==> flow/design.v <==
module alu(clk,src0,src1,shamt,func,dst,dst_EX_DM,ov,zr,neg);
localparam ADD	= 3'b000;
localparam SUB 	= 3'b001;
localparam AND	= 3'b010;
localparam NOR	= 3'b011; 
localparam SLL	= 3'b100;
localparam SRL	= 3'b101;
localparam SRA	= 3'b110;
localparam LHB  = 3'b111;
localparam ADDi 	= 4'b0000;
localparam ADDZi 	= 4'b0001;
localparam SUBi 	= 4'b0010;
localparam ANDi		= 4'b0011;
localparam NORi		= 4'b0100;
localparam SLLi		= 4'b0101;
localparam SRLi		= 4'b0110;
localparam SRAi		= 4'b0111;
localparam LWi		= 4'b1000;
localparam SWi		= 4'b1001;
localparam LHBi		= 4'b1010;
localparam LLBi		= 4'b1011;
localparam BRi		= 4'b1100;
localparam JALi		= 4'b1101;
localparam JRi		= 4'b1110;
localparam HLTi		= 4'b1111;
localparam RF2SRC0 	= 2'b00;
localparam IMM_BR2SRC0 = 2'b01;			 
localparam IMM_JMP2SRC0 = 2'b10;		 
localparam IMM2SRC0 = 2'b11;			 
localparam RF2SRC1	= 2'b00;
localparam IMM2SRC1 = 2'b01;			 
localparam NPC2SRC1 = 2'b10;			 
input clk;
input [15:0] src0,src1;
input [2:0] func;			 
input [3:0] shamt;			 
output [15:0] dst;			 
output reg [15:0] dst_EX_DM;
output ov,zr,neg;
wire [15:0] sum;		 
wire [15:0] sum_sat;	 
wire [15:0] src0_2s_cmp;
wire cin;
wire sat_neg,sat_pos;
wire shft_in;
wire [15:0] shft_l1,shft_l2,shft_l4,shft_l;		 
wire [15:0] shft_r1,shft_r2,shft_r4,shft_r;		 
assign src0_2s_cmp = (func==SUB) ? ~src0 : src0;	 
assign cin = (func==SUB) ? 1 : 0;					 
assign sum = src1 + src0_2s_cmp + cin;
assign sat_neg = (src1[15] && src0_2s_cmp[15] && ~sum[15]) ? 1 : 0;
assign sat_pos = (~src1[15] && !src0_2s_cmp[15] && sum[15]) ? 1 : 0;
assign sum_sat = (sat_pos) ? 16'h7fff :
                 (sat_neg) ? 16'h8000 :
				 sum;
assign ov = sat_pos | sat_neg;
assign shft_l1 = (shamt[0]) ? {src1[14:0],1'b0} : src1;
assign shft_l2 = (shamt[1]) ? {shft_l1[13:0],2'b00} : shft_l1;
assign shft_l4 = (shamt[2]) ? {shft_l2[11:0],4'h0} : shft_l2;
assign shft_l = (shamt[3]) ? {shft_l4[7:0],8'h00} : shft_l4;
assign shft_in = (func==SRA) ? src1[15] : 0;
assign shft_r1 = (shamt[0]) ? {shft_in,src1[15:1]} : src1;
assign shft_r2 = (shamt[1]) ? {{2{shft_in}},shft_r1[15:2]} : shft_r1;
assign shft_r4 = (shamt[2]) ? {{4{shft_in}},shft_r2[15:4]} : shft_r2;
assign shft_r = (shamt[3]) ? {{8{shft_in}},shft_r4[15:8]} : shft_r4;
assign dst = (func==AND) ? src1 & src0 :
			 (func==NOR) ? ~(src1 | src0) :
			 (func==SLL) ? shft_l :
			 ((func==SRL) || (func==SRA)) ? shft_r :
			 (func==LHB) ? {src1[7:0],src0[7:0]} : sum_sat;	 
assign zr = ~|dst;
assign neg = dst[15];
always @(posedge clk)
  dst_EX_DM <= dst;
endmodule
module br_bool(clk,rst_n,clk_z_ID_EX,clk_nv_ID_EX,br_instr_ID_EX,
               jmp_imm_ID_EX,jmp_reg_ID_EX,cc_ID_EX,zr,ov,neg,
			   zr_EX_DM,flow_change_ID_EX);
input clk,rst_n;
input clk_z_ID_EX;			 
input clk_nv_ID_EX;			 
input br_instr_ID_EX;		 
input jmp_imm_ID_EX;		 
input jmp_reg_ID_EX;		 
input [2:0] cc_ID_EX;		 
input zr,ov,neg;			 
output reg flow_change_ID_EX;		 
output reg zr_EX_DM;				 
reg neg_EX_DM,ov_EX_DM;
always @(posedge clk, negedge rst_n)
  if (!rst_n)
    zr_EX_DM  <= 0;
  else if (clk_z_ID_EX) 
    zr_EX_DM  <= zr;
always @(posedge clk, negedge rst_n)
  if (!rst_n)
    begin
      ov_EX_DM  <= 0;
	  neg_EX_DM <= 0;
	end
  else if (clk_nv_ID_EX)
    begin
      ov_EX_DM  <= ov;
	  neg_EX_DM <= neg;
	end
always @* begin
  flow_change_ID_EX = jmp_imm_ID_EX | jmp_reg_ID_EX;	 
  if (br_instr_ID_EX)
    case (cc_ID_EX)
	  3'b000 : flow_change_ID_EX = ~zr_EX_DM;
	  3'b001 : flow_change_ID_EX = zr_EX_DM;
	  3'b010 : flow_change_ID_EX = ~zr_EX_DM & ~neg_EX_DM;
	  3'b011 : flow_change_ID_EX = neg_EX_DM;
	  3'b100 : flow_change_ID_EX = zr_EX_DM | (~zr_EX_DM & ~neg_EX_DM);
	  3'b101 : flow_change_ID_EX = neg_EX_DM | zr_EX_DM;
	  3'b110 : flow_change_ID_EX = ov_EX_DM;
	  3'b111 : flow_change_ID_EX = 1;
	endcase
end
endmodule
module dst_mux(clk,dm_re_EX_DM,dm_rd_data_EX_DM,pc_EX_DM,dst_EX_DM,rf_w_data_DM_WB,jmp_imm_EX_DM);
input clk;
input dm_re_EX_DM;
input jmp_imm_EX_DM;
input [15:0] dm_rd_data_EX_DM;		 
input [15:0] pc_EX_DM;				 
input [15:0] dst_EX_DM;				 
output reg[15:0] rf_w_data_DM_WB;		 
always @(posedge clk)
  if (dm_re_EX_DM)
    rf_w_data_DM_WB <= dm_rd_data_EX_DM;
  else if (jmp_imm_EX_DM)
    rf_w_data_DM_WB <= pc_EX_DM;
  else
    rf_w_data_DM_WB <= dst_EX_DM;
endmodule
module src_mux(clk,stall_ID_EX,stall_EX_DM,src0sel_ID_EX,src1sel_ID_EX,p0,p1,
               imm_ID_EX,pc_ID_EX,p0_EX_DM,src0,src1,dst_EX_DM,dst_DM_WB,
			   byp0_EX,byp0_DM,byp1_EX,byp1_DM);
input clk;
input stall_ID_EX,stall_EX_DM;					 
input [1:0] src0sel_ID_EX,src1sel_ID_EX;		 
input [15:0] p0;					 
input [15:0] p1;					 
input [15:0] pc_ID_EX;				 
input [11:0] imm_ID_EX;				 
input [15:0] dst_EX_DM;				 
input [15:0] dst_DM_WB;				 
input byp0_EX,byp1_EX;				 
input byp0_DM,byp1_DM;				 
output reg [15:0] p0_EX_DM;			 
output [15:0] src0,src1;			 
reg [15:0] p0_ID_EX,p1_ID_EX;		 
wire[15:0] RF_p0,RF_p1;				 
localparam ADD	= 3'b000;
localparam SUB 	= 3'b001;
localparam AND	= 3'b010;
localparam NOR	= 3'b011; 
localparam SLL	= 3'b100;
localparam SRL	= 3'b101;
localparam SRA	= 3'b110;
localparam LHB  = 3'b111;
localparam ADDi 	= 4'b0000;
localparam ADDZi 	= 4'b0001;
localparam SUBi 	= 4'b0010;
localparam ANDi		= 4'b0011;
localparam NORi		= 4'b0100;
localparam SLLi		= 4'b0101;
localparam SRLi		= 4'b0110;
localparam SRAi		= 4'b0111;
localparam LWi		= 4'b1000;
localparam SWi		= 4'b1001;
localparam LHBi		= 4'b1010;
localparam LLBi		= 4'b1011;
localparam BRi		= 4'b1100;
localparam JALi		= 4'b1101;
localparam JRi		= 4'b1110;
localparam HLTi		= 4'b1111;
localparam RF2SRC0 	= 2'b00;
localparam IMM_BR2SRC0 = 2'b01;			 
localparam IMM_JMP2SRC0 = 2'b10;		 
localparam IMM2SRC0 = 2'b11;			 
localparam RF2SRC1	= 2'b00;
localparam IMM2SRC1 = 2'b01;			 
localparam NPC2SRC1 = 2'b10;			 
always @(posedge clk)
  if (!stall_ID_EX)
    begin
	  p0_ID_EX <= p0;
	  p1_ID_EX <= p1;
	end
assign RF_p0 = (byp0_EX) ? dst_EX_DM :		 
               (byp0_DM) ? dst_DM_WB :
			   p0_ID_EX;
assign RF_p1 = (byp1_EX) ? dst_EX_DM :		 
               (byp1_DM) ? dst_DM_WB :
			   p1_ID_EX;	
always @(posedge clk)
  if (!stall_EX_DM)
	p0_EX_DM <= RF_p0;
assign src0 = (src0sel_ID_EX == RF2SRC0) ? RF_p0 : 
              (src0sel_ID_EX == IMM_BR2SRC0) ? {{7{imm_ID_EX[8]}},imm_ID_EX[8:0]} :		 
			  (src0sel_ID_EX == IMM_JMP2SRC0) ? {{4{imm_ID_EX[11]}},imm_ID_EX[11:0]} :	 
              {{12{imm_ID_EX[3]}},imm_ID_EX[3:0]};		 
assign src1 = (src1sel_ID_EX == RF2SRC1) ? RF_p1 : 
              (src1sel_ID_EX == NPC2SRC1) ? pc_ID_EX :	 
			  {{8{imm_ID_EX[7]}},imm_ID_EX[7:0]};			 
endmodule
module pc(clk,rst_n,stall_IM_ID,dst_ID_EX,
          pc,pc_ID_EX,flow_change_ID_EX,pc_EX_DM);
input clk,rst_n;
input flow_change_ID_EX;			 
input stall_IM_ID;					 
input [15:0] dst_ID_EX;				 
output [15:0] pc;					 
output reg [15:0] pc_ID_EX;			 
output reg [15:0] pc_EX_DM;			 
reg [15:0] pc,pc_IM_ID;
wire [15:0] nxt_pc;
assign nxt_pc = pc + 1;
always @(posedge clk, negedge rst_n)
  if (!rst_n)
    pc <= 16'h0000;
  else if (!stall_IM_ID)	 
    if (flow_change_ID_EX)
      pc <= dst_ID_EX;
    else
	  pc <= nxt_pc;
always @(posedge clk)
  if (!stall_IM_ID)
    pc_IM_ID <= nxt_pc;		 
always @(posedge clk)
  pc_ID_EX <= pc_IM_ID;	 
always @(posedge clk)
  pc_EX_DM <= pc_ID_EX;	 
endmodule
module id(clk,rst_n,instr,zr_EX_DM,br_instr_ID_EX,jmp_imm_ID_EX,jmp_reg_ID_EX,
          jmp_imm_EX_DM,rf_re0,rf_re1,
          rf_we_DM_WB,rf_p0_addr,rf_p1_addr,rf_dst_addr_DM_WB,alu_func_ID_EX,src0sel_ID_EX,
		  src1sel_ID_EX,dm_re_EX_DM,dm_we_EX_DM,clk_z_ID_EX,clk_nv_ID_EX,instr_ID_EX,
		  cc_ID_EX, stall_IM_ID,stall_ID_EX,stall_EX_DM,hlt_DM_WB,byp0_EX,byp0_DM,
		  byp1_EX,byp1_DM,flow_change_ID_EX);
input clk,rst_n;
input [15:0] instr;					 
input zr_EX_DM;						 
input flow_change_ID_EX;
output reg jmp_imm_ID_EX;
output reg jmp_reg_ID_EX;
output reg br_instr_ID_EX;			 
output reg jmp_imm_EX_DM;			 
output reg rf_re0;					 
output reg rf_re1;					 
output reg rf_we_DM_WB;				 
output reg [3:0] rf_p0_addr;		 
output reg [3:0] rf_p1_addr;		 
output reg [3:0] rf_dst_addr_DM_WB;	 
output reg [2:0] alu_func_ID_EX;	 
output reg [1:0] src0sel_ID_EX;		 
output reg [1:0] src1sel_ID_EX;		 
output reg dm_re_EX_DM;				 
output reg dm_we_EX_DM;				 
output reg clk_z_ID_EX;				 
output reg clk_nv_ID_EX;			 
output [11:0] instr_ID_EX;			 
output [2:0] cc_ID_EX;				 
output stall_IM_ID;					 
output stall_ID_EX;					 
output stall_EX_DM;					 
output reg hlt_DM_WB;				 
output reg byp0_EX,byp0_DM;			 
output reg byp1_EX,byp1_DM;			 
reg br_instr;
reg jmp_imm;
reg jmp_reg;
reg rf_we;
reg hlt;
reg [3:0] rf_dst_addr;
reg [2:0] alu_func;
reg [1:0] src0sel,src1sel;
reg dm_re;
reg dm_we;
reg clk_z;
reg clk_nv;
reg cond_ex;
reg [15:0] instr_IM_ID;			 
reg	rf_we_ID_EX,rf_we_EX_DM;
reg [3:0] rf_dst_addr_ID_EX,rf_dst_addr_EX_DM;
reg	dm_re_ID_EX;
reg	dm_we_ID_EX;
reg hlt_ID_EX,hlt_EX_DM;
reg [11:0] instr_ID_EX;		 
reg flow_change_EX_DM;		 
reg cond_ex_ID_EX;			 
wire load_use_hazard,flush;
localparam ADD	= 3'b000;
localparam SUB 	= 3'b001;
localparam AND	= 3'b010;
localparam NOR	= 3'b011; 
localparam SLL	= 3'b100;
localparam SRL	= 3'b101;
localparam SRA	= 3'b110;
localparam LHB  = 3'b111;
localparam ADDi 	= 4'b0000;
localparam ADDZi 	= 4'b0001;
localparam SUBi 	= 4'b0010;
localparam ANDi		= 4'b0011;
localparam NORi		= 4'b0100;
localparam SLLi		= 4'b0101;
localparam SRLi		= 4'b0110;
localparam SRAi		= 4'b0111;
localparam LWi		= 4'b1000;
localparam SWi		= 4'b1001;
localparam LHBi		= 4'b1010;
localparam LLBi		= 4'b1011;
localparam BRi		= 4'b1100;
localparam JALi		= 4'b1101;
localparam JRi		= 4'b1110;
localparam HLTi		= 4'b1111;
localparam RF2SRC0 	= 2'b00;
localparam IMM_BR2SRC0 = 2'b01;			 
localparam IMM_JMP2SRC0 = 2'b10;		 
localparam IMM2SRC0 = 2'b11;			 
localparam RF2SRC1	= 2'b00;
localparam IMM2SRC1 = 2'b01;			 
localparam NPC2SRC1 = 2'b10;			 
always @(posedge clk, negedge rst_n)
  if (!rst_n)
    instr_IM_ID <= 16'hb000;			 
  else if (!stall_IM_ID)
    instr_IM_ID <= instr;				 
always @(posedge clk)
  if (!stall_ID_EX)
    begin
	  br_instr_ID_EX 	<= br_instr & !load_use_hazard & !flush;
	  jmp_imm_ID_EX   	<= jmp_imm & !load_use_hazard & !flush;
	  jmp_reg_ID_EX   	<= jmp_reg & !load_use_hazard & !flush;
	  rf_we_ID_EX     	<= rf_we & !load_use_hazard & !flush;
	  rf_dst_addr_ID_EX	<= rf_dst_addr;
	  alu_func_ID_EX    <= alu_func;
	  src0sel_ID_EX		<= src0sel;
	  src1sel_ID_EX		<= src1sel;
	  dm_re_ID_EX       <= dm_re & !load_use_hazard & !flush;
	  dm_we_ID_EX       <= dm_we & !load_use_hazard & !flush;
	  clk_z_ID_EX		<= clk_z & !load_use_hazard & !flush;
	  clk_nv_ID_EX		<= clk_nv & !load_use_hazard & !flush;
	  instr_ID_EX		<= instr_IM_ID[11:0];
	  cond_ex_ID_EX 	<= cond_ex;
	end
always @(posedge clk)
  if (!stall_EX_DM)
    begin
	  rf_we_EX_DM		<= rf_we_ID_EX & (!(cond_ex_ID_EX & !zr_EX_DM));	 
	  rf_dst_addr_EX_DM <= rf_dst_addr_ID_EX;
      dm_re_EX_DM		<= dm_re_ID_EX;
	  dm_we_EX_DM		<= dm_we_ID_EX;
	  jmp_imm_EX_DM 	<= jmp_imm_ID_EX;
	end
always @(posedge clk) begin
  rf_we_DM_WB 		<= rf_we_EX_DM;
  rf_dst_addr_DM_WB <= rf_dst_addr_EX_DM;
end
always @(posedge clk, negedge rst_n)
  if (!rst_n) 
    begin
	  byp0_EX <= 1'b0;
	  byp0_DM <= 1'b0;
	  byp1_EX <= 1'b0;
	  byp1_DM <= 1'b0;
	end
  else
    begin
	  byp0_EX <= (rf_dst_addr_ID_EX==rf_p0_addr) ? (rf_we_ID_EX & !(cond_ex_ID_EX & !zr_EX_DM) & |rf_p0_addr) : 1'b0;
	  byp0_DM <= (rf_dst_addr_EX_DM==rf_p0_addr) ? (rf_we_EX_DM & |rf_p0_addr) : 1'b0;
	  byp1_EX <= (rf_dst_addr_ID_EX==rf_p1_addr) ? (rf_we_ID_EX & !(cond_ex_ID_EX & !zr_EX_DM) & |rf_p1_addr) : 1'b0;
	  byp1_DM <= (rf_dst_addr_EX_DM==rf_p1_addr) ? (rf_we_EX_DM & |rf_p1_addr) : 1'b0;
	end
always @(posedge clk, negedge rst_n)
  if (!rst_n)
    begin
	  hlt_ID_EX <= 1'b0;
	  hlt_EX_DM <= 1'b0;
	  hlt_DM_WB <= 1'b0;
    end
  else
    begin
	  hlt_ID_EX <= hlt & !flush | hlt_ID_EX;	 
	  hlt_EX_DM <= hlt_ID_EX;
	  hlt_DM_WB <= hlt_EX_DM;
	end
always @(posedge clk, negedge rst_n)
  if (!rst_n)
    flow_change_EX_DM <= 1'b0;
  else if(!stall_EX_DM)
    flow_change_EX_DM <= flow_change_ID_EX;
assign flush = flow_change_ID_EX | flow_change_EX_DM | hlt_ID_EX | hlt_EX_DM;
assign load_use_hazard = (((rf_dst_addr_ID_EX==rf_p0_addr) && rf_re0) || 
                          ((rf_dst_addr_ID_EX==rf_p1_addr) && rf_re1)) ? dm_re_ID_EX : 1'b0;
assign stall_IM_ID = hlt_ID_EX | load_use_hazard;
assign stall_ID_EX = 1'b0;  
assign stall_EX_DM = 1'b0;  
assign cc_ID_EX = instr_ID_EX[11:9];
always @* begin
  br_instr = 0;
  jmp_imm = 0;
  jmp_reg = 0;
  rf_re0 = 0;
  rf_re1 = 0;
  rf_we = 0;
  rf_p0_addr = instr_IM_ID[3:0];
  rf_p1_addr = instr_IM_ID[7:4];
  rf_dst_addr = instr_IM_ID[11:8];
  alu_func = ADD;
  src0sel = RF2SRC0;
  src1sel = RF2SRC1;
  dm_re = 0;
  dm_we = 0;
  clk_z = 0;
  clk_nv = 0;
  hlt = 0;
  cond_ex = 0;
  case (instr_IM_ID[15:12])
    ADDi : begin
	  rf_re0 = 1;
	  rf_re1 = 1;
	  rf_we = 1;
      clk_z = 1;
      clk_nv = 1;
	end
	ADDZi : begin
	  rf_re0 = 1;
	  rf_re1 = 1;
	  rf_we = 1;	 
      clk_z = 1;
      clk_nv = 1;
	  cond_ex = 1;	 
	end
	SUBi : begin
	  rf_re0 = 1;
	  rf_re1 = 1;
	  rf_we = 1;
      alu_func = SUB;	
      clk_z = 1;
      clk_nv = 1;	  
	end
	ANDi : begin
	  rf_re0 = 1;
	  rf_re1 = 1;
	  rf_we = 1;
      alu_func = AND;
	  clk_z = 1;
	end
	NORi : begin
	  rf_re0 = 1;
	  rf_re1 = 1;
	  rf_we = 1;
      alu_func = NOR;
	  clk_z = 1;
	end	
	SLLi : begin
	  rf_re1 = 1;
	  rf_we = 1;
      alu_func = SLL;
	  clk_z = 1;
	end	
	SRLi : begin
	  rf_re1 = 1;
	  rf_we = 1;
      alu_func = SRL;
	  clk_z = 1;
	end	
	SRAi : begin
	  rf_re1 = 1;
	  rf_we = 1;
      alu_func = SRA;
	  clk_z = 1;
	end
	LWi : begin
	  src0sel = IMM2SRC0;		 
	  rf_re1 = 1;
	  rf_we = 1;
	  dm_re = 1;
	end
	SWi : begin
	  src0sel = IMM2SRC0;					 
	  rf_re1 = 1;							 
	  rf_re0 = 1;							 
	  rf_p0_addr = instr_IM_ID[11:8];		 
	  dm_we = 1;
	end
	LHBi : begin
	  rf_re0 = 1;
	  rf_p0_addr = instr_IM_ID[11:8];		 
	  src1sel = IMM2SRC1;					 
	  rf_we = 1;
	  alu_func = LHB;
	end
	LLBi : begin
	  rf_re0 = 1;					 
	  rf_p0_addr = 4'h0;			 
	  src1sel = IMM2SRC1;			 
	  rf_we = 1;
	end
    BRi : begin
	  src0sel = IMM_BR2SRC0;		 
	  src1sel = NPC2SRC1;			 
	  br_instr = 1;
	end
	JALi : begin
	  src0sel = IMM_JMP2SRC0;		 
	  src1sel = NPC2SRC1;			 
	  rf_we = 1;
	  rf_dst_addr = 4'hF;			 
	  jmp_imm = 1;
	end
	JRi : begin
	  rf_re0 = 1;					 
	  rf_p0_addr = 4'h0;
	  rf_re1 = 1;					 
	  jmp_reg = 1;
	end
	HLTi : begin
	  hlt = 1;
	end
  endcase
end
endmodule
module rf(clk,p0_addr,p1_addr,p0,p1,re0,re1,dst_addr,dst,we);
input clk;
input [3:0] p0_addr, p1_addr;			 
input re0,re1;							 
input [3:0] dst_addr;					 
input [15:0] dst;						 
input we;								 
output [15:0] p0,p1;  					 
reg [15:0] mem[0:15];					 
always @(posedge clk)
  if (we)
    mem[dst_addr] <= dst;
assign p0 = (p0_addr == 4'h0) ? 16'b0 : ((we && (p0_addr == dst_addr)) ? dst : mem[p0_addr]);
assign p1 = (p1_addr == 4'h0) ? 16'b0 : ((we && (p1_addr == dst_addr)) ? dst : mem[p1_addr]);
endmodule
module cpu(clk,rst_n, iaddr, instr, wdata, we, addr, re, rdata, hlt);
input clk,rst_n;
input [15:0] instr;				 
input [15:0] rdata; 			 
output we, re; 
output [15:0] iaddr;			 
output [15:0] addr; 
output [15:0] wdata; 
output hlt;						 
wire [11:0] instr_ID_EX;		 
wire [15:0] src0,src1;			 
wire [15:0] dst_EX_DM;			 
wire [15:0] dst_ID_EX;			 
wire [15:0] pc_ID_EX;			 
wire [15:0] pc_EX_DM;			 
wire [15:0] rf_w_data_DM_WB;	 
wire [15:0] p0,p1;				 
wire [3:0] rf_p0_addr;			 
wire [3:0] rf_p1_addr;			 
wire [3:0] rf_dst_addr_DM_WB;	 
wire [2:0] alu_func_ID_EX;		 
wire [1:0] src0sel_ID_EX;		 
wire [1:0] src1sel_ID_EX;		 
wire [2:0] cc_ID_EX;			 
wire [15:0] p0_EX_DM;			 
wire stall_IM_ID,stall_ID_EX,stall_EX_DM;
wire flow_change_ID_EX,zr_EX_DM,br_instr_ID_EX,jmp_imm_ID_EX,jmp_reg_ID_EX,jmp_imm_EX_DM;
wire rf_re0,rf_re1,rf_we_DM_WB,dm_re_EX_DM,dm_we_EX_DM,clk_z_ID_EX,clk_nv_ID_EX;
wire hlt_DM_WB,byp0_EX,byp0_DM,byp1_EX,byp1_DM;
wire ov,zr,neg;
pc iPC(.clk(clk), .rst_n(rst_n), .stall_IM_ID(stall_IM_ID), .pc(iaddr), .dst_ID_EX(dst_ID_EX),
       .pc_ID_EX(pc_ID_EX), .pc_EX_DM(pc_EX_DM), .flow_change_ID_EX(flow_change_ID_EX));
id	iID(.clk(clk), .rst_n(rst_n), .instr(instr), .zr_EX_DM(zr_EX_DM), .br_instr_ID_EX(br_instr_ID_EX),
        .jmp_imm_ID_EX(jmp_imm_ID_EX), .jmp_reg_ID_EX(jmp_reg_ID_EX), .jmp_imm_EX_DM(jmp_imm_EX_DM), .rf_re0(rf_re0),
		.rf_re1(rf_re1), .rf_we_DM_WB(rf_we_DM_WB), .rf_p0_addr(rf_p0_addr), .rf_p1_addr(rf_p1_addr),
		.rf_dst_addr_DM_WB(rf_dst_addr_DM_WB), .alu_func_ID_EX(alu_func_ID_EX),
		.src0sel_ID_EX(src0sel_ID_EX), .src1sel_ID_EX(src1sel_ID_EX), .dm_re_EX_DM(dm_re_EX_DM),
		.dm_we_EX_DM(dm_we_EX_DM), .clk_z_ID_EX(clk_z_ID_EX), .clk_nv_ID_EX(clk_nv_ID_EX),
		.instr_ID_EX(instr_ID_EX), .cc_ID_EX(cc_ID_EX), .stall_IM_ID(stall_IM_ID),
		.stall_ID_EX(stall_ID_EX), .stall_EX_DM(stall_EX_DM), .hlt_DM_WB(hlt_DM_WB),
		.byp0_EX(byp0_EX), .byp0_DM(byp0_DM), .byp1_EX(byp1_EX), .byp1_DM(byp1_DM),
		.flow_change_ID_EX(flow_change_ID_EX));
rf iRF(.clk(clk), .p0_addr(rf_p0_addr), .p1_addr(rf_p1_addr), .p0(p0), .p1(p1),
       .re0(rf_re0), .re1(rf_re1), .dst_addr(rf_dst_addr_DM_WB), .dst(rf_w_data_DM_WB),
 	   .we(rf_we_DM_WB));
src_mux ISRCMUX(.clk(clk), .stall_ID_EX(stall_ID_EX), .stall_EX_DM(stall_EX_DM),
                .src0sel_ID_EX(src0sel_ID_EX), .src1sel_ID_EX(src1sel_ID_EX), .p0(p0), .p1(p1),
                .imm_ID_EX(instr_ID_EX), .pc_ID_EX(pc_ID_EX), .p0_EX_DM(p0_EX_DM),
				.src0(src0), .src1(src1), .dst_EX_DM(dst_EX_DM), .dst_DM_WB(rf_w_data_DM_WB),
			    .byp0_EX(byp0_EX), .byp0_DM(byp0_DM), .byp1_EX(byp1_EX), .byp1_DM(byp1_DM));
alu iALU(.clk(clk), .src0(src0), .src1(src1), .shamt(instr_ID_EX[3:0]), .func(alu_func_ID_EX),
         .dst(dst_ID_EX), .dst_EX_DM(dst_EX_DM), .ov(ov), .zr(zr), .neg(neg));
dst_mux iDSTMUX(.clk(clk), .dm_re_EX_DM(dm_re_EX_DM), .dm_rd_data_EX_DM(rdata),
                .dst_EX_DM(dst_EX_DM), .pc_EX_DM(pc_EX_DM), .rf_w_data_DM_WB(rf_w_data_DM_WB),
				.jmp_imm_EX_DM(jmp_imm_EX_DM));
br_bool iBRL(.clk(clk), .rst_n(rst_n), .clk_z_ID_EX(clk_z_ID_EX), .clk_nv_ID_EX(clk_nv_ID_EX),
             .br_instr_ID_EX(br_instr_ID_EX), .jmp_imm_ID_EX(jmp_imm_ID_EX),
			 .jmp_reg_ID_EX(jmp_reg_ID_EX), .cc_ID_EX(cc_ID_EX), .zr(zr), .ov(ov),
			 .zr_EX_DM(zr_EX_DM), .neg(neg), .flow_change_ID_EX(flow_change_ID_EX));	
assign wdata = p0_EX_DM; 
assign addr = dst_EX_DM; 
assign re = dm_re_EX_DM;
assign we = dm_we_EX_DM; 
assign hlt = hlt_DM_WB;
endmodule
==> flow/run.sh <==
#!/bin/bash
# the make line also repeats each setting of config.mk as NAME=value (left out here)
make -C /OpenROAD-flow-scripts/flow DESIGN_CONFIG=/design/flow/config.mk WORK_HOME=/design/flow/orfs CLKGATE_MAP_FILE= finish
==> flow/config.mk <==
export PLATFORM = sky130hd
export DESIGN_NAME = cpu
export DESIGN_NICKNAME = cpu
export VERILOG_FILES = /design/flow/design.v
export SDC_FILE = /design/flow/constraint.sdc
export NUM_CORES = 4
export LEC_CHECK = 0
export ABC_AREA = 1
export CAP_MARGIN = 20
export CELL_PAD_IN_SITES_GLOBAL_PLACEMENT = 2
export CORE_ASPECT_RATIO = 1.08
export CORE_MARGIN = 2
export CORE_UTILIZATION = 41
export GPL_ROUTABILITY_DRIVEN = 1
export MAX_ROUTING_LAYER = met4
export PLACE_DENSITY_LB_ADDON = 0.29
export SETUP_SLACK_MARGIN = 0.52
export SLEW_MARGIN = 30
==> flow/constraint.sdc <==
create_clock -name core_clock -period 6.17 [get_ports {clk}]
set_input_delay 1.2340 -clock core_clock [delete_from_list [all_inputs] [get_ports {clk}]]
set_output_delay 1.2340 -clock core_clock [all_outputs]
set_load 0.01 [all_outputs]
==> impl_metrics.env, run 1 <==
# implementation run metrics
export IMPL_min_from="iID.dm_we_ID_EX"
export IMPL_dieHeight_um=254.5
export IMPL_grt_max_degree=97
export IMPL_totalWireLength_um=87420
export IMPL_warnings=27
export IMPL_drtIter0Drc=1709
export IMPL_xor_area_frac=0.01727
export IMPL_antennaDiodeCount=0
export IMPL_gp_congestion=1.001
export IMPL_ff_type="edfxtp_1"
export IMPL_nets=2890
export IMPL_syn_area_um2=23830
export IMPL_simple_gate_share=0.1563
export IMPL_ys_cells=2839
export IMPL_io_buffers=84
export IMPL_clk_pin_slew_ns=0.06
export IMPL_critPathTopFamily="simple AND/OR/NAND/NOR gates"
export IMPL_crit_path_end="iBRL.zr_EX_DM"
export IMPL_syn_num_nets=2891
export IMPL_clock_root_buffer="clkbuf_16"
export IMPL_crit_start="iID.byp0_EX"
export IMPL_status="complete, no violations"
export IMPL_grt_pass1_vias=20030
export IMPL_crit_top_cell="nand2_1"
export IMPL_post_cts_resized=0
export IMPL_dr_total_vias=20920
export IMPL_r2r_end="iBRL.zr_EX_DM"
export IMPL_setup_viol=0
export IMPL_ys_sh_mux=0.0004201
export IMPL_drt_wirelength_per_cell_um=24.12
export IMPL_core_region_area_um2=57270
export IMPL_min_path_cells=0
export IMPL_yosysTopAreaCell="edfxtp_1"
export IMPL_ant_nets=0
export IMPL_syn2layout_area_growth_pct=13.71
export IMPL_cts_hold_buffers_added=0
export IMPL_most_common_cell="nand2_1"
export IMPL_r2r_setup_slack_ns=1.26
export IMPL_topCombFamilyByArea="AND-OR/OR-AND gates"
export IMPL_slowest_delay_ns=0.87
export IMPL_common_cells="nand2_1 (523), o21ai_0 (405), inv_1 (276), edfxtp_1 (272), nor2_1 (244)"
export IMPL_reg2reg_from="iID.byp0_EX"
export IMPL_yosysWarnings=7
export IMPL_cts_buffers=51
export IMPL_period_needed_ns=4.914
export IMPL_topCellsByArea="edfxtp_1 (34%), dfxtp_1 (14%), o21ai_0 (8.5%)"
export IMPL_worstSetupStartpointType="flop"
export IMPL_clk_path_buf_depth=3
export IMPL_clock_latency_ns=0.62
export IMPL_edf_count=272
export IMPL_htreeDepth=2
export IMPL_grt_pass1_wl_um=129900
export IMPL_cts_tree="done"
export IMPL_finalClockPeriodUsage=0.7965
export IMPL_route_detailed_drc=0
export IMPL_grt_total_usage=0.2983
export IMPL_first_pass_iters=6
export IMPL_relSlewSlack=0.3342
export IMPL_whs_ns=0.3286
export IMPL_tightestPinTransition_ns=0.9987
export IMPL_crit_type="flop to flop"
export IMPL_fin_skew_ns=0.02463
export IMPL_yosys_stat_area_um2=23830
export IMPL_synth_yosys_seq_area_share=0.5242
export IMPL_crit_fanout=23
export IMPL_ys_ff=477
export IMPL_cts_sinks=477
export IMPL_hpwl_um=58580
export IMPL_worstSetupPathDepth=27
export IMPL_fp_util=0.4161
export IMPL_synth_adder_area_share=0.009766
export IMPL_die_area_um2=60070
export IMPL_post_cts_buffers=0
export IMPL_yosysUniqueCellTypes=61
export IMPL_antenna_found_initial=0
export IMPL_async_reset_ff_frac=0.09015
export IMPL_via_per_inst=5.772
export IMPL_critical_path_slowest_cell="dfrtp_1"
export IMPL_io_pin_count=85
export IMPL_hp_class="flop to flop"
export IMPL_fmax_mhz=203.5
export IMPL_cp_end_kind="flop"
export IMPL_tns_ns=0
export IMPL_rows=91
export IMPL_finalHoldViolCount=0
export IMPL_r2r_cells=27
export IMPL_cp_num_buf_inv=1
export IMPL_avgSynthCellArea_um2=8.393
export IMPL_grt_overflow=0
export IMPL_die_x_um=236.0
export IMPL_rsz0062_at_grt="no"
export IMPL_synthCells=2839
export IMPL_top_cell_area_share=0.3428
export IMPL_cp_required_ns=6.73
export IMPL_holdPathEnd="iID.dm_we_EX_DM"
export IMPL_arrival_ns=5.47
export IMPL_aoi_share=0.2158
export IMPL_finalMaxSlewViolations=0
export IMPL_cap_violations=0
-- metal layers --
metal  vias to the layer above  global-route usage  share of wire
met5                         -                   -              0
met4                         0              0.1167          0.042
met3                       207             0.03420          0.064
met2                       876              0.4858           0.47
met1                     10090              0.3829           0.42
li1                       9746                   -              -
-- cell type report --
cell class / count / area, µm²
timing repair buffer: 125 / 1164
sequential: 477 / 12500
tap: 744 / 930.9
inverter: 294 / 1107
fill: 5538 / 30180
clock inverter: 32 / 372.9
multi-input combinational: 1889 / 9641
clock buffer: 63 / 1381
-- stage by stage --
step | cells | util | instance area [µm²] | setup slack, ns
final | 3624 | 0.4731 | 27100 | 1.256
after global routing | 3624 | 0.4731 | 27100 | 0.6187
after CTS | 3623 | 0.4726 | 27070 | 1.246
after detailed placement | 3528 | 0.4420 | 25310 | 1.263
after global placement | 3528 | 0.4420 | 25310 | 1.234
after floorplan | 2839 | - | 23830 | 2.290
==> run 2, diff against run 1 <==
- ABC_AREA: 1 -> unset
- CELL_PAD_IN_SITES_GLOBAL_PLACEMENT: 2 -> unset
- CORE_ASPECT_RATIO: 1.08 -> unset
- CORE_UTILIZATION: 41 -> 13
- GPL_ROUTABILITY_DRIVEN: 1 -> unset
- MAX_ROUTING_LAYER: met4 -> unset
- PLACE_DENSITY_LB_ADDON: 0.29 -> unset
- SETUP_SLACK_MARGIN: 0.52 -> unset
- SLEW_MARGIN: 30 -> 20
- clock period: 6.17 -> 8.86 ns (I/O delays scaled with it)
==> impl_metrics.env, run 2 <==
# implementation run metrics
export IMPL_finalHoldViolCount=0
export IMPL_design_area_um2=30360
export IMPL_syn_area_um2=24960
export IMPL_hp_class="flop to flop"
export IMPL_fillers=20990
export IMPL_path_cells="buf_4 -> inv_1 -> a211oi_1 -> a21o_1 -> inv_1 -> ha_1 -> a21oi_1 -> o21ai_0 -> a211oi_1 -> mux2_2 -> nor4_1 -> buf_4 -> a311oi_1 -> a2111oi_0 -> or2_2 -> o21ai_0 -> a2bb2oi_1"
export IMPL_placed_area_um2=28780
export IMPL_warnings=27
export IMPL_crit_path_end="iPC.pc[2]"
export IMPL_nets=2395
export IMPL_syn2layout_area_growth_pct=21.65
export IMPL_synth_yosys_seq_area_share=0.5005
export IMPL_finalClockPeriodUsage=0.7009
export IMPL_clk_path_buf_depth=3
export IMPL_grt_max_degree=79
export IMPL_crit_type="flop to flop"
export IMPL_simple_gate_share=0.1566
export IMPL_die_x_um=442.2
export IMPL_period_needed_ns=6.210
export IMPL_grt_pass1_wl_um=135500
export IMPL_min_path_cells=0
export IMPL_rsz0062_at_grt="no"
export IMPL_io_buffers=84
export IMPL_first_pass_iters=8
export IMPL_yosys_stat_area_um2=24960
export IMPL_async_reset_ff_frac=0.09015
export IMPL_xor_area_frac=0.02211
export IMPL_rows=160
export IMPL_clock_latency_ns=0.63
export IMPL_cp_required_ns=9.40
export IMPL_grt_pass1_vias=19740
export IMPL_core_region_area_um2=190400
export IMPL_top_cell_area_share=0.3273
export IMPL_antenna_found_initial=9
export IMPL_whs_ns=0.3194
export IMPL_r2r_end="iPC.pc[2]"
export IMPL_cts_buffers=45
export IMPL_ff_type="edfxtp_1"
export IMPL_slowest_delay_ns=0.80
export IMPL_dieHeight_um=442.2
export IMPL_drtIter0Drc=2130
export IMPL_avgSynthCellArea_um2=10.67
export IMPL_cts_hold_buffers_added=0
export IMPL_route_detailed_drc=0
export IMPL_grt_total_usage=0.09218
export IMPL_finalMaxSlewViolations=0
export IMPL_cp_num_buf_inv=4
export IMPL_worstSetupPathDepth=17
export IMPL_critical_path_slowest_cell="nor4_1"
export IMPL_syn_num_nets=2391
export IMPL_tns_ns=0
export IMPL_holdPathEnd="iPC.pc_ID_EX[0]"
export IMPL_regArea_um2=12500
export IMPL_synthCells=2339
export IMPL_yosysWarnings=7
export IMPL_yosysTopAreaCell="edfxtp_1"
export IMPL_topCellsByArea="edfxtp_1 (33%), dfxtp_1 (13%), mux4_2 (8.8%)"
export IMPL_cp_end_kind="flop"
export IMPL_min_from="iPC.pc_IM_ID[0]"
export IMPL_dr_total_vias=19890
export IMPL_fin_skew_ns=0.04294
export IMPL_drt_wirelength_per_cell_um=19.13
export IMPL_ys_cells=2339
export IMPL_htreeDepth=2
export IMPL_crit_start="iID.src1sel_ID_EX[0]"
export IMPL_fp_util=0.1311
export IMPL_via_per_inst=4.063
export IMPL_relSlewSlack=0.2152
export IMPL_cap_violations=0
export IMPL_worstSetupStartpointType="flop"
export IMPL_critPathTopFamily="AND-OR/OR-AND gates"
export IMPL_logic_area_um2=11840
export IMPL_common_cells="nand2_1 (426), edfxtp_1 (272), dfxtp_1 (162), clkbuf_1 (128), nor2_1 (119)"
export IMPL_grt_overflow=0
export IMPL_cts_sinks=477
export IMPL_ys_ff=477
export IMPL_io_pin_count=85
export IMPL_tightestPinTransition_ns=1.170
export IMPL_hpwl_um=65540
export IMPL_clock_root_buffer="clkbuf_16"
export IMPL_setup_viol=0
export IMPL_ant_nets=0
export IMPL_clk_pin_slew_ns=0.07
export IMPL_totalWireLength_um=93680
export IMPL_yosysUniqueCellTypes=85
export IMPL_post_cts_buffers=0
export IMPL_aoi_share=0.1387
export IMPL_post_cts_resized=0
export IMPL_r2r_cells=17
export IMPL_edf_count=272
export IMPL_post_route_util=0.1595
export IMPL_most_common_cell="nand2_1"
export IMPL_cts_tree="done"
export IMPL_die_area_um2=195500
export IMPL_status="complete, no violations"
export IMPL_crit_fanout=59
export IMPL_r2r_setup_slack_ns=2.65
export IMPL_gp_congestion=0.9212
export IMPL_arrival_ns=6.75
export IMPL_reg2reg_from="iID.src1sel_ID_EX[0]"
export IMPL_topCombFamilyByArea="simple AND/OR/NAND/NOR gates"
export IMPL_ys_sh_mux=0.1399
export IMPL_fmax_mhz=161.0
export IMPL_synth_adder_area_share=0.009325
==> run 2: area by class of cell <==
class / instances / share of cell area
Multi-Input combinational cell: 1654 / 0.3900
Antenna cell: 7 / 0.0005769
Clock inverter: 23 / 0.01043
Sequential cell: 477 / 0.4117
Inverter: 37 / 0.004574
Clock buffer: 59 / 0.04084
Timing Repair Buffer: 128 / 0.03841
Tap cell: 2511 / 0.1035
==> run 2: routing by layer <==
metal,share of wire,global-route usage,wire length (µm)
met5,0,0,0
met4,0.080,0.06649,7463
met3,0.055,0.01037,5177
met2,0.49,0.1583,45550
met1,0.38,0.1063,35490
==> run 2: through the flow <==
stage | worst slack (ns) | std cells
floorplan | 4.048 | 2339
global placement | 2.830 | 4807
detailed placement | 2.831 | 4807
CTS | 2.822 | 4889
global route | 2.194 | 4894
finish | 2.650 | 4896
==> run 3, diff against run 2 <==
- CORE_UTILIZATION: 13 -> 40
- SETUP_SLACK_MARGIN: unset -> 0.37
- clock period: 8.86 -> 5.89 ns (I/O delays scaled with it)
==> impl_metrics.env, run 3 <==
# implementation run metrics
export IMPL_yosysWarnings=7
export IMPL_warnings=29
export IMPL_critPathTopFamily="AND-OR/OR-AND gates"
export IMPL_ys_sh_mux=0.1399
export IMPL_tns_ns=0
export IMPL_edf_count=272
export IMPL_ff_type="edfxtp_1"
export IMPL_route_detailed_drc=0
export IMPL_grt_max_degree=130
export IMPL_r2r_cells=16
export IMPL_crit_fanout=11
export IMPL_dr_total_vias=20290
export IMPL_cp_end_kind="flop"
export IMPL_finalMaxSlewViolations=0
export IMPL_drtIter0Drc=2461
export IMPL_topCombFamilyByArea="simple AND/OR/NAND/NOR gates"
export IMPL_cp_num_buf_inv=1
export IMPL_drt_wirelength_per_cell_um=27.83
export IMPL_fmax_mhz=185.9
export IMPL_antennaDiodeCount=0
export IMPL_path_cells="buf_4 -> mux2i_1 -> o21ai_0 -> a21oi_1 -> xnor2_1 -> ha_1 -> a21oi_1 -> o21ai_0 -> a211oi_2 -> mux2_2 -> or4_1 -> a311oi_1 -> o22ai_1 -> nor4_1 -> nand4b_1 -> o41ai_2"
export IMPL_first_pass_iters=6
export IMPL_hp_class="flop to flop"
export IMPL_xor_area_frac=0.02211
export IMPL_critical_path_slowest_cell="or4_1"
export IMPL_grt_overflow=0
export IMPL_synth_yosys_seq_area_share=0.5005
export IMPL_worstSetupStartpointType="flop"
export IMPL_yosysUniqueCellTypes=85
export IMPL_status="complete, no violations"
export IMPL_cts_tree="done"
export IMPL_io_buffers=84
export IMPL_grt_pass1_wl_um=133100
export IMPL_synthCells=2339
export IMPL_htreeDepth=2
export IMPL_io_pin_count=85
export IMPL_ant_nets=0
export IMPL_most_common_cell="nand2_1"
export IMPL_finalHoldViolCount=0
export IMPL_via_per_inst=6.183
export IMPL_hpwl_um=63650
export IMPL_yosys_stat_area_um2=24960
export IMPL_yosysTopAreaCell="edfxtp_1"
export IMPL_regArea_um2=12500
export IMPL_cap_violations=0
export IMPL_core_region_area_um2=61710
export IMPL_clk_path_buf_depth=3
export IMPL_cts_sinks=477
export IMPL_fillers=5659
export IMPL_crit_type="flop to flop"
export IMPL_cts_buffers=50
export IMPL_die_x_um=253.8
export IMPL_cp_required_ns=6.39
export IMPL_period_needed_ns=5.378
export IMPL_totalWireLength_um=91350
export IMPL_relSlewSlack=0.2788
export IMPL_holdPathEnd="iPC.pc_ID_EX[1]"
export IMPL_syn_num_nets=2391
export IMPL_tightestPinTransition_ns=1.076
export IMPL_fp_util=0.4044
export IMPL_logic_area_um2=11850
export IMPL_post_route_util=0.4685
export IMPL_dieHeight_um=253.8
export IMPL_r2r_setup_slack_ns=0.51
export IMPL_ys_ff=477
export IMPL_grt_pass1_vias=19670
export IMPL_rsz0062_at_grt="no"
export IMPL_syn2layout_area_growth_pct=15.85
export IMPL_clock_root_buffer="clkbuf_16"
export IMPL_finalClockPeriodUsage=0.9130
export IMPL_top_cell_area_share=0.3273
export IMPL_post_cts_buffers=0
export IMPL_rows=91
export IMPL_r2r_end="iBRL.zr_EX_DM"
export IMPL_nets=2456
export IMPL_die_area_um2=64410
export IMPL_min_path_cells=0
export IMPL_fin_skew_ns=0.03578
export IMPL_ys_cells=2339
export IMPL_aoi_share=0.1387
export IMPL_synth_adder_area_share=0.009325
export IMPL_clk_pin_slew_ns=0.06
export IMPL_gp_congestion=0.9755
export IMPL_min_from="iPC.pc_IM_ID[1]"
export IMPL_async_reset_ff_frac=0.09015
export IMPL_arrival_ns=5.88
export IMPL_common_cells="nand2_1 (426), edfxtp_1 (272), dfxtp_1 (162), clkbuf_1 (128), nor2_1 (119)"
export IMPL_avgSynthCellArea_um2=10.67
export IMPL_grt_total_usage=0.2808
export IMPL_crit_start="iID.byp0_DM"
export IMPL_syn_area_um2=24960
export IMPL_simple_gate_share=0.1566
export IMPL_worstSetupPathDepth=16
export IMPL_topCellsByArea="edfxtp_1 (33%), dfxtp_1 (13%), mux4_2 (8.8%)"
export IMPL_antenna_found_initial=1
export IMPL_setup_viol=0
export IMPL_crit_path_end="iBRL.zr_EX_DM"
export IMPL_reg2reg_from="iID.byp0_DM"
export IMPL_clock_latency_ns=0.61
export IMPL_slowest_delay_ns=0.56
[run 3: final cells by class]
cell class                      count  share of cell area
Tap cell                          837             0.03622
Sequential cell                   477              0.4324
Timing Repair Buffer              184             0.05643
Inverter                           37            0.004803
Clock buffer                       63             0.04821
Multi-Input combinational cell   1654              0.4097
Clock inverter                     30             0.01229
[run 3: timing repair]
item / in CTS / in global routing
setup endpoints to repair: 0 / 4
gates resized: 0 / 11
hold buffers: 0 / 0
hold endpoints to repair: 0 / 0
[run 3: per-stage QoR]
stage / area, µm² / hold slack (ns) / cells / setup WS (ns)
floorplan: 24960 / 0.3096 / 2339 / 1.078
global placement: 27110 / 0.3316 / 3188 / 0.5794
detailed placement: 27130 / 0.3345 / 3189 / 0.4154
CTS: 28880 / 0.3376 / 3282 / 0.3880
global route: 28910 / 0.3418 / 3282 / 0.3949
finish: 28910 / 0.3320 / 3282 / 0.5122
[run 3: layer usage]
| layer | global-route usage | up-vias | share of wire |
|---|---|---|---|
| li1 | - | 8923 | - |
| met1 | 0.3917 | 10130 | 0.42 |
| met2 | 0.4464 | 1041 | 0.47 |
| met3 | 0.03667 | 196 | 0.078 |
| met4 | 0.1064 | 0 | 0.038 |
| met5 | 0 | - | 0 |
==> run 4, diff against run 3 <==
- CORE_UTILIZATION: 40 -> 72
- CTS_CLUSTER_DIAMETER: unset -> 32
- CTS_CLUSTER_SIZE: unset -> 71
- HOLD_SLACK_MARGIN: unset -> -0.08
- PLACE_DENSITY: unset -> 0.65
- SETUP_SLACK_MARGIN: 0.37 -> -0.19
- clock period: 5.89 -> 2.83 ns (I/O delays scaled with it)
==> impl_metrics.env, run 4 <==
# source this file to load flow results
export IMPL_status="did not finish"
export IMPL_lastStage="4_1_cts"
export IMPL_firstError="[ERROR DPL-0033] detailed placement checks failed during check placement."
export IMPL_placed_area_um2=29750
export IMPL_synth_yosys_seq_area_share=0.5005
export IMPL_io_pin_count=85
export IMPL_fp_util=0.7261
export IMPL_topCombFamilyByArea="simple AND/OR/NAND/NOR gates"
export IMPL_rows=68
export IMPL_io_buffers=84
export IMPL_yosysWarnings=7
export IMPL_synthCells=2339
export IMPL_ys_cells=2339
export IMPL_yosysTopAreaCell="edfxtp_1"
export IMPL_synth_adder_area_share=0.009325
export IMPL_dp_cells=3152
export IMPL_die_x_um=190.2
export IMPL_topCellsByArea="edfxtp_1 (33%), dfxtp_1 (13%), mux4_2 (8.8%)"
export IMPL_most_common_cell="nand2_1"
export IMPL_ys_ff=477
export IMPL_dieHeight_um=190.2
export IMPL_core_region_area_um2=34370
export IMPL_async_reset_ff_frac=0.09015
export IMPL_common_cells="nand2_1 (426), edfxtp_1 (272), dfxtp_1 (162), clkbuf_1 (128), nor2_1 (119)"
export IMPL_ff_type="edfxtp_1"
export IMPL_die_area_um2=36170
export IMPL_top_cell_area_share=0.3273
export IMPL_syn_num_nets=2391
export IMPL_xor_area_frac=0.02211
export IMPL_ys_sh_mux=0.1399
export IMPL_hpwl_um=63620
export IMPL_syn_area_um2=24960
export IMPL_avgSynthCellArea_um2=10.67
export IMPL_edf_count=272
export IMPL_aoi_share=0.1387
export IMPL_simple_gate_share=0.1566
export IMPL_yosysUniqueCellTypes=85
export IMPL_gp_congestion=1.339
export IMPL_yosys_stat_area_um2=24960
## run 4: stage by stage
stage	setup WS (ns)	hold slack (ns)
detailed placement	-1.607	0.3245
global placement	-1.423	0.3193
floorplan	-1.275	0.2704
==> run 5, diff against run 4 <==
- CORE_UTILIZATION: 72 -> 64
- CTS_CLUSTER_DIAMETER: 32 -> unset
- CTS_CLUSTER_SIZE: 71 -> unset
- HOLD_SLACK_MARGIN: -0.08 -> unset
- PLACE_DENSITY: 0.65 -> unset
- SETUP_SLACK_MARGIN: -0.19 -> unset
- clock period: 2.83 -> 2.54 ns (I/O delays scaled with it)
==> impl_metrics.env, run 5 <==
# source this file to load flow results
export IMPL_most_common_cell="nand2_1"
export IMPL_yosys_stat_area_um2=24960
export IMPL_cts_sinks=477
export IMPL_hpwl_um=73340
export IMPL_clk_path_buf_depth=3
export IMPL_avgSynthCellArea_um2=10.67
export IMPL_yosysUniqueCellTypes=85
export IMPL_gp_congestion=1.101
export IMPL_ys_cells=2339
export IMPL_xor_area_frac=0.02211
export IMPL_grt_overflow=320
export IMPL_status="did not finish"
export IMPL_topCellsByArea="edfxtp_1 (33%), dfxtp_1 (13%), mux4_2 (8.8%)"
export IMPL_rows=72
export IMPL_fp_util=0.6473
export IMPL_ys_ff=477
export IMPL_io_buffers=84
export IMPL_edf_count=272
export IMPL_synth_yosys_seq_area_share=0.5005
export IMPL_syn_num_nets=2391
export IMPL_yosysTopAreaCell="edfxtp_1"
export IMPL_syn_area_um2=24960
export IMPL_core_region_area_um2=38560
export IMPL_synth_adder_area_share=0.009325
export IMPL_common_cells="nand2_1 (426), edfxtp_1 (272), dfxtp_1 (162), clkbuf_1 (128), nor2_1 (119)"
export IMPL_cts_buffers=48
export IMPL_topCombFamilyByArea="simple AND/OR/NAND/NOR gates"
export IMPL_ys_sh_mux=0.1399
export IMPL_aoi_share=0.1387
export IMPL_die_area_um2=40590
export IMPL_die_x_um=201.5
export IMPL_yosysWarnings=7
export IMPL_simple_gate_share=0.1566
export IMPL_synthCells=2339
export IMPL_async_reset_ff_frac=0.09015
export IMPL_firstError="[ERROR GRT-0232] Routing congestion too high. Check the congestion heatmap in the GUI."
export IMPL_ff_type="edfxtp_1"
export IMPL_htreeDepth=2
export IMPL_lastStage="5_1_grt"
export IMPL_clock_root_buffer="clkbuf_16"
export IMPL_top_cell_area_share=0.3273
export IMPL_place_ws_ns=-2.105
export IMPL_grt_total_usage=0.8133
export IMPL_dieHeight_um=201.5
export IMPL_io_pin_count=85
-- run 5: metal layers --
metal	overflow	track usage
met1	1	0.8363
met2	156	0.9378
met3	6	0.6864
met4	157	0.8143
met5	0	0.2905
-- run 5: repair_timing --
item	4_1_cts
hold buffers	1
buffers inserted	20
gates resized	118
pin swaps	49
hold endpoints to repair	17
setup endpoints to repair	91
-- run 5: stage by stage --
step | cell area, µm² | cells
2_1_floorplan | 25420 | 2339
4_1_cts | 33060 | 3439
3_3_place_gp | 30790 | 3331
3_5_place_dp | 30790 | 3331
==> run 6, diff against run 5 <==
- ABC_AREA: unset -> 1
- CORE_UTILIZATION: 64 -> 71
- CTS_CLUSTER_DIAMETER: unset -> 231
- CTS_CLUSTER_SIZE: unset -> 14
- PLACE_DENSITY_LB_ADDON: unset -> 0.27
- SETUP_SLACK_MARGIN: unset -> -0.23
- clock period: 2.54 -> 3.35 ns (I/O delays scaled with it)
==> impl_metrics.env, run 6 <==
# implementation run metrics
export IMPL_clk_path_buf_depth=3
export IMPL_slowest_delay_ns=0.41
export IMPL_topCombFamilyByArea="AND-OR/OR-AND gates"
export IMPL_ys_sh_mux=0.0004201
export IMPL_yosysWarnings=7
export IMPL_status="failed layout checks"
export IMPL_htreeDepth=2
export IMPL_r2r_end="iPC.pc[14]"
export IMPL_finalClockPeriodUsage=1.175
export IMPL_synth_adder_area_share=0.009766
export IMPL_r2r_setup_slack_ns=-0.58
export IMPL_reg2reg_from="iID.byp0_DM"
export IMPL_clock_root_buffer="clkbuf_16"
export IMPL_aoi_share=0.2158
export IMPL_cp_end_kind="flop"
export IMPL_whs_ns=0.09261
export IMPL_crit_start="iID.byp0_DM"
export IMPL_via_per_inst=6.981
export IMPL_fin_skew_ns=0.03005
export IMPL_grt_overflow=0
export IMPL_io_pin_count=85
export IMPL_cp_num_buf_inv=5
export IMPL_hpwl_um=57190
export IMPL_drtIter0Drc=5123
export IMPL_syn_num_nets=2891
export IMPL_cap_violations=0
export IMPL_path_cells="inv_4 -> buf_16 -> buf_8 -> nand2_1 -> a22oi_2 -> nand2_1 -> nand2_1 -> xor2_1 -> ha_1 -> nand2_2 -> nand2_2 -> a211oi_4 -> nand2_4 -> nand2_4 -> nand3_4 -> buf_6 -> a21oi_2 -> o21ai_1 -> nand2_1 -> nand3_2 -> a21oi_2 -> inv_1 -> nor2_1 -> o21ai_1"
export IMPL_clock_latency_ns=0.62
export IMPL_post_route_util=0.8627
export IMPL_avgSynthCellArea_um2=8.393
export IMPL_cts_hold_buffers_added=0
export IMPL_finalHoldViolCount=0
export IMPL_layout_failed_checks="negative setup slack"
export IMPL_first_pass_iters=17
export IMPL_yosysUniqueCellTypes=61
export IMPL_hp_class="primary input to asynchronous set/reset pin"
export IMPL_rows=67
export IMPL_top_cell_area_share=0.3428
export IMPL_xor_area_frac=0.01727
export IMPL_grt_max_degree=111
export IMPL_async_reset_ff_frac=0.09015
export IMPL_synth_yosys_seq_area_share=0.5242
export IMPL_edf_count=272
export IMPL_fin_ws_ns=-0.5850
export IMPL_fp_util=0.7160
export IMPL_ys_ff=477
export IMPL_setup_viol=46
export IMPL_placed_area_um2=26620
export IMPL_clk_pin_slew_ns=0.08
export IMPL_fmax_mhz=254.1
export IMPL_synthCells=2839
export IMPL_finalMaxSlewViolations=0
export IMPL_syn_area_um2=23830
export IMPL_route_detailed_drc=0
export IMPL_grt_pass1_wl_um=135400
export IMPL_common_cells="nand2_1 (523), o21ai_0 (405), inv_1 (276), edfxtp_1 (272), nor2_1 (244)"
export IMPL_cts_tree="done"
export IMPL_yosys_stat_area_um2=23830
export IMPL_worstSetupStartpointType="flop"
export IMPL_nets=3139
export IMPL_core_region_area_um2=33280
export IMPL_critical_path_slowest_cell="dfrtp_1"
export IMPL_crit_type="flop to flop"
export IMPL_dieHeight_um=187.2
export IMPL_design_area_um2=28710
export IMPL_period_needed_ns=3.935
export IMPL_crit_top_cell="nand2_1"
export IMPL_crit_fanout=8
export IMPL_ff_type="edfxtp_1"
export IMPL_antenna_found_initial=1
export IMPL_relSlewSlack=0.2292
export IMPL_most_common_cell="nand2_1"
export IMPL_ys_cells=2839
export IMPL_die_x_um=187.2
export IMPL_cp_required_ns=3.84
export IMPL_io_buffers=84
export IMPL_yosysTopAreaCell="edfxtp_1"
export IMPL_syn2layout_area_growth_pct=20.49
export IMPL_arrival_ns=4.42
export IMPL_gp_congestion=1.167
export IMPL_die_area_um2=35040
export IMPL_grt_total_usage=0.5130
export IMPL_crit_path_end="iPC.pc[14]"
export IMPL_critPathTopFamily="simple AND/OR/NAND/NOR gates"
export IMPL_grt_pass1_vias=23630
export IMPL_totalWireLength_um=92960
export IMPL_rsz0062_at_grt="yes"
export IMPL_r2r_cells=24
export IMPL_simple_gate_share=0.1563
export IMPL_topCellsByArea="edfxtp_1 (34%), dfxtp_1 (14%), o21ai_0 (8.5%)"
export IMPL_drt_wirelength_per_cell_um=26.05
export IMPL_tightestPinTransition_ns=1.155
export IMPL_cts_sinks=477
export IMPL_warnings=32
export IMPL_ant_nets=0
export IMPL_cts_buffers=40
export IMPL_dr_total_vias=24910
export IMPL_worstSetupPathDepth=24
## run 6: repair_timing
item,4_1_cts,5_1_grt
setup endpoints to repair,35,50
pin swaps,43,61
cloned,3,0
resized,91,92
buffers inserted,23,17
## run 6: cell type report
class / count / area (µm²)
well taps: 448 / 560.5
fillers: 1652 / 4568
inverters: 294 / 1127
flip-flops and latches: 477 / 12500
multi-input cells: 1890 / 10100
repair buffers: 383 / 3231
clock inverters: 4 / 61.31
repair inverters: 1 / 11.26
clock buffers: 70 / 1114
diodes: 2 / 5.005
## run 6: per-layer routing
layer | GRT usage | vias to the layer above | wire length (µm)
met2 | 0.7578 | 2698 | 38330
met4 | 0.3300 | 2 | 8588
met5 | 0 | - | 13
met1 | 0.6607 | 11180 | 29800
li1 | - | 10220 | -
met3 | 0.1576 | 807 | 16230
## run 6: per-stage QoR
stage / setup TNS, ns / std cells / worst slack [ns]
after floorplan: -1.909 / 2839 / -0.2155
final: -13.99 / 3569 / -0.5850
after global placement: -5.167 / 3451 / -0.3463
after CTS: -6.677 / 3550 / -0.3704
after detailed placement: -10.41 / 3451 / -0.5495
after global routing: -21.66 / 3567 / -0.7515
==> run 7, diff against run 6 <==
- ABC_AREA: 1 -> 0
- CORE_ASPECT_RATIO: unset -> 0.53
- CORE_MARGIN: 2 -> 4
- CORE_UTILIZATION: 71 -> 17
- CTS_CLUSTER_DIAMETER: 231 -> 35
- CTS_CLUSTER_SIZE: 14 -> 91
- GPL_ROUTABILITY_DRIVEN: unset -> 0
- GPL_TIMING_DRIVEN: unset -> 0
- MAX_ROUTING_LAYER: unset -> met4
- MIN_ROUTING_LAYER: unset -> met1
- PLACE_DENSITY_LB_ADDON: 0.27 -> unset
- SETUP_SLACK_MARGIN: -0.23 -> -0.27
- SLEW_MARGIN: 20 -> 40
- TNS_END_PERCENT: unset -> 25
- clock period: 3.35 -> 7.69 ns (I/O delays scaled with it)
==> impl_metrics.env, run 7 <==
# implementation run metrics
export IMPL_core_region_area_um2=145900
export IMPL_async_reset_ff_frac=0.09015
export IMPL_crit_fanout=10
export IMPL_hpwl_um=90940
export IMPL_drtIter0Drc=4687
export IMPL_slowest_delay_ns=0.76
export IMPL_topCombFamilyByArea="simple AND/OR/NAND/NOR gates"
export IMPL_grt_overflow=0
export IMPL_busiest_layer="met1"
export IMPL_yosysUniqueCellTypes=85
export IMPL_finalHoldViolCount=0
export IMPL_via_per_inst=5.057
export IMPL_setup_viol=1
export IMPL_crit_path_end="iPC.pc[2]"
export IMPL_clk_pin_slew_ns=0.08
export IMPL_ff_type="edfxtp_1"
export IMPL_design_area_um2=30500
export IMPL_syn2layout_area_growth_pct=22.22
export IMPL_worstSetupStartpointType="flop"
export IMPL_cts_sinks=477
export IMPL_period_needed_ns=7.787
export IMPL_post_cts_buffers=0
export IMPL_grt_util_met1=0.2108
export IMPL_fin_ws_ns=-0.09657
export IMPL_most_common_cell="nand2_1"
export IMPL_yosysWarnings=7
export IMPL_drt_wirelength_per_cell_um=25.64
export IMPL_ys_sh_mux=0.1399
export IMPL_post_route_util=0.2091
export IMPL_synthCells=2339
export IMPL_place_ws_ns=0.5293
export IMPL_warnings=27
export IMPL_xor_area_frac=0.02211
export IMPL_reg2reg_from="iID.src1sel_ID_EX[0]"
export IMPL_cts_hold_buffers_added=0
export IMPL_cp_end_kind="flop"
export IMPL_cts_buffers=41
export IMPL_fp_util=0.1711
export IMPL_crit_type="flop to flop"
export IMPL_critical_path_slowest_cell="a2111oi_0"
export IMPL_rows=102
export IMPL_cp_num_buf_inv=6
export IMPL_first_pass_iters=13
export IMPL_synth_yosys_seq_area_share=0.5005
export IMPL_cts_tree="done"
export IMPL_fin_skew_ns=0.04182
export IMPL_antenna_found_initial=7
export IMPL_grt_pass1_vias=20330
export IMPL_tightestPinTransition_ns=1.018
export IMPL_synth_adder_area_share=0.009325
export IMPL_route_detailed_drc=0
export IMPL_nets=2544
export IMPL_path_cells="buf_2 -> buf_1 -> clkbuf_1 -> buf_1 -> a21o_1 -> inv_1 -> ha_1 -> a21oi_1 -> o21ai_0 -> a211oi_1 -> mux2_2 -> nor4_1 -> clkbuf_1 -> a311oi_1 -> a2111oi_0 -> or2_2 -> o21ai_0 -> a2bb2oi_1"
export IMPL_status="failed layout checks"
export IMPL_ys_cells=2339
export IMPL_critPathTopFamily="buffers and inverters"
export IMPL_htreeDepth=2
export IMPL_clock_latency_ns=0.63
export IMPL_min_from="iPC.pc_IM_ID[0]"
export IMPL_io_pin_count=85
export IMPL_yosysTopAreaCell="edfxtp_1"
export IMPL_r2r_setup_slack_ns=-0.1
export IMPL_ys_ff=477
export IMPL_clk_path_buf_depth=3
export IMPL_finalClockPeriodUsage=1.013
export IMPL_worstSetupPathDepth=18
export IMPL_min_path_cells=0
export IMPL_syn_num_nets=2391
export IMPL_hp_class="flop to flop"
export IMPL_cp_required_ns=8.21
export IMPL_grt_max_degree=39
export IMPL_io_buffers=84
export IMPL_crit_start="iID.src1sel_ID_EX[0]"
export IMPL_layout_failed_checks="negative setup slack"
export IMPL_clock_root_buffer="clkbuf_16"
export IMPL_met3_usage=0.1146
export IMPL_avgSynthCellArea_um2=10.67
export IMPL_holdPathEnd="iPC.pc_ID_EX[0]"
export IMPL_dr_total_vias=22790
export IMPL_syn_area_um2=24960
export IMPL_arrival_ns=8.30
export IMPL_finalMaxSlewViolations=0
export IMPL_aoi_share=0.1387
export IMPL_grt_total_usage=0.1469
export IMPL_yosys_stat_area_um2=24960
export IMPL_ant_nets=0
export IMPL_grt_pass1_wl_um=157700
export IMPL_totalWireLength_um=115600
export IMPL_edf_count=272
export IMPL_fillers=15740
export IMPL_cap_violations=0
export IMPL_simple_gate_share=0.1566
export IMPL_die_area_um2=153300
export IMPL_dieHeight_um=286.9
export IMPL_fmax_mhz=128.4
export IMPL_r2r_cells=18
export IMPL_topCellsByArea="edfxtp_1 (33%), dfxtp_1 (13%), mux4_2 (8.8%)"
export IMPL_top_cell_area_share=0.3273
export IMPL_placed_area_um2=28890
export IMPL_common_cells="nand2_1 (426), edfxtp_1 (272), dfxtp_1 (162), clkbuf_1 (128), nor2_1 (119)"
export IMPL_die_x_um=534.3
export IMPL_post_cts_resized=0
export IMPL_grtUsageMet2=0.1518
export IMPL_relSlewSlack=0.3172
export IMPL_r2r_end="iPC.pc[2]"
export IMPL_tns_ns=-0.09657
-- run 7: through the flow --
| step | std cells | hold slack [ns] |
|---|---|---|
| 2_1_floorplan | 2339 | 0.3096 |
| 3_3_place_gp | 4399 | 0.3222 |
| 3_5_place_dp | 4424 | 0.3179 |
| 4_1_cts | 4500 | 0.3424 |
| 5_1_grt | 4504 | 0.3462 |
| 6_report | 4507 | 0.3415 |
-- run 7: metal layers --
metal / part of all wire / routed length, µm / vias to the layer above
li1: - / - / 9137
met1: 0.43 / 49750 / 11280
met2: 0.32 / 37240 / 2135
met3: 0.23 / 26460 / 241
met4: 0.018 / 2120 / 0
met5: 0 / 0 / -
-- run 7: area by class of cell --
| class | count | area, µm² | area share |
|---|---|---|---|
| plain buffers | 171 | 711.9 | 0.02334 |
| well taps | 1976 | 2472 | 0.08105 |
| clock inverters | 26 | 357.8 | 0.01173 |
| diodes | 6 | 15.01 | 0.0004922 |
| clock buffers | 50 | 1122 | 0.03679 |
| flip-flops and latches | 477 | 12510 | 0.4101 |
| repair buffers | 110 | 1156 | 0.03790 |
| multi-input cells | 1654 | 12020 | 0.3940 |
| inverters | 37 | 138.9 | 0.004553 |
